// array_mult_top
module array_mult_top (
    input             clk,
    input      [15:0] a,
    input      [15:0] b,
    output reg [31:0] p
);
For scale: about 680 cells after synthesis, about 64 flip-flops, ~65 I/O pins, roughly 8200 um^2 of cells after synthesis.
==> flow/config.mk <==
export PLATFORM = sky130hd
export DESIGN_NAME = array_mult_top
export DESIGN_NICKNAME = array_mult_top
export VERILOG_FILES = /design/flow/design.v
export SDC_FILE = /design/flow/constraint.sdc
export NUM_CORES = 4
export LEC_CHECK = 0
export CAP_MARGIN = 10
export CELL_PAD_IN_SITES_DETAIL_PLACEMENT = 2
export CORE_ASPECT_RATIO = 1.18
export CORE_MARGIN = 2
export CORE_UTILIZATION = 15
export CTS_CLUSTER_DIAMETER = 384
export CTS_CLUSTER_SIZE = 53
export MAX_ROUTING_LAYER = met5
export MIN_ROUTING_LAYER = met1
export SLEW_MARGIN = 15
export TNS_END_PERCENT = 10
==> flow/constraint.sdc <==
create_clock -name core_clock -period 25.9 [get_ports {clk}]
set_input_delay 5.1800 -clock core_clock [delete_from_list [all_inputs] [get_ports {clk}]]
set_output_delay 5.1800 -clock core_clock [all_outputs]
set_load 0.01 [all_outputs]
run.sh (not shown) runs the stock make flow with config.mk's settings and CLKGATE_MAP_FILE=.
Then changed:
- CAP_MARGIN: 10 -> 20
- CELL_PAD_IN_SITES_DETAIL_PLACEMENT: 2 -> unset
- CORE_ASPECT_RATIO: 1.18 -> unset
- CORE_UTILIZATION: 15 -> 40
- CTS_CLUSTER_DIAMETER: 384 -> unset
- CTS_CLUSTER_SIZE: 53 -> unset
- MAX_ROUTING_LAYER: met5 -> unset
- MIN_ROUTING_LAYER: met1 -> unset
- PLACE_DENSITY: unset -> 0.6
- SLEW_MARGIN: 15 -> 20
- TNS_END_PERCENT: 10 -> unset
- clock period: 25.9 -> 19.6 ns (I/O delays scaled with it)
The changed run completed without violations.
Worst setup slack loses 4.7 ns.
Design area shrinks by 0.79%.
Non-clock buffer count grows by 10.
Maximum frequency grows by 8.2%.
Routed wire length shrinks by 42%.
Then changed:
- CORE_UTILIZATION: 40 -> 68
- SETUP_SLACK_MARGIN: unset -> 2.75
- TNS_END_PERCENT: unset -> 5
- clock period: 19.6 -> 20.0 ns (I/O delays scaled with it)
After rerunning:
- final area came out lower by about 2.2%
- synthesized area is unchanged
- maximum frequency came out higher by about 0.32%
- register-to-register slack improves by 0.46 ns
- wire length came out higher by about 4.7%
- setup slack improves by 0.46 ns
- flip-flop count is unchanged
- core utilization came out higher by 33 points
- via count came out higher by about 1.6%
- critical path depth came out higher by 16
Then changed:
- CELL_PAD_IN_SITES_DETAIL_PLACEMENT: unset -> 2
- CORE_ASPECT_RATIO: unset -> 1.92
- CORE_UTILIZATION: 68 -> 40
- PLACE_DENSITY: 0.6 -> unset
- SETUP_SLACK_MARGIN: 2.75 -> unset
- TNS_END_PERCENT: 5 -> unset
The changed run ran to the end with no violations.
Fmax shrinks by 2.8%.
Synthesized cell count does not change.
Clock skew is about the same.
Design area grows by 1.9%.
Non-clock buffer count shrinks by 1.
Via count grows by 6.4%.
Routed wire length grows by 76%.
Global-route usage shrinks by 1.7 points.
First-iteration DRC count grows by 2.5%.

---

Starting RTL as in the previous note.
Design array_mult_top, start of the top module:
module array_mult_top (
    input             clk,
    input      [15:0] a,
    input      [15:0] b,
    output reg [31:0] p
);
make LEC_CHECK=0 CAP_MARGIN=25 CORE_MARGIN=2 CORE_UTILIZATION=70 CTS_CLUSTER_SIZE=25 GPL_ROUTABILITY_DRIVEN=0 GPL_TIMING_DRIVEN=1 MIN_ROUTING_LAYER=met1 PLACE_DENSITY_LB_ADDON=0.18 SLEW_MARGIN=15 TNS_END_PERCENT=95 finish   # period 16.4 ns
The first run completed, yet does not pass: negative setup slack.
Change:
- CAP_MARGIN: 25 -> 20
- CORE_UTILIZATION: 70 -> 40
- CTS_CLUSTER_SIZE: 25 -> not set
- GPL_ROUTABILITY_DRIVEN: 0 -> not set
- GPL_TIMING_DRIVEN: 1 -> not set
- MIN_ROUTING_LAYER: met1 -> not set
- PLACE_DENSITY: not set -> 0.6
- PLACE_DENSITY_LB_ADDON: 0.18 -> not set
- SLEW_MARGIN: 15 -> 20
- TNS_END_PERCENT: 95 -> not set
- clock period: 16.4 -> 20.0 ns (I/O delays scaled with it)
Effect: The changed run finished clean. Synthesized cell count does not change. Hold slack gets better by 0.013 ns. Critical path depth is unchanged. Core utilization went down by 38 points. Die area went up by 72%. Setup slack gets better by 3.1 ns. Wire length went down by 16%. Via count went down by 5.5%. Clock skew went up by 0.0034 ns.
Change:
- ABC_AREA: not set -> 1
- CORE_UTILIZATION: 40 -> 53
- CTS_CLUSTER_DIAMETER: not set -> 322
- CTS_CLUSTER_SIZE: not set -> 100
- GPL_TIMING_DRIVEN: not set -> 0
- TNS_END_PERCENT: not set -> 20
Outcome: Count of clock-buffer cells in the layout falls by 2. Register-to-register slack improves by 0.11 ns. Fmax grows slightly. Routed wire length climbs by a quarter to a third. Cell count went up by a quarter to a third. Utilization came out higher by 17 points. Via count grows by about a fifth. First-iteration DRC count increases to 3.4 times its value. Global-route usage goes up by 6.3 points. Worst setup slack improves by 0.11 ns.
Change:
- CORE_ASPECT_RATIO: not set -> 0.5
- CTS_CLUSTER_DIAMETER: 322 -> 74
- GPL_TIMING_DRIVEN: 0 -> 1
=> Via count decreases by 5.4%; hold slack improved by 0.026 ns; area after synthesis does not change; worst setup slack got worse by 0.083 ns; sequential share of layout area came out higher by 1.1 points; utilization decreases by 4.7 points; routed wire length falls by 11%; count of clock-buffer cells in the layout climbs by 2; final area goes down by 8.0%; maximum frequency is lower by 0.43%; first-iteration DRC count goes down by 32%.
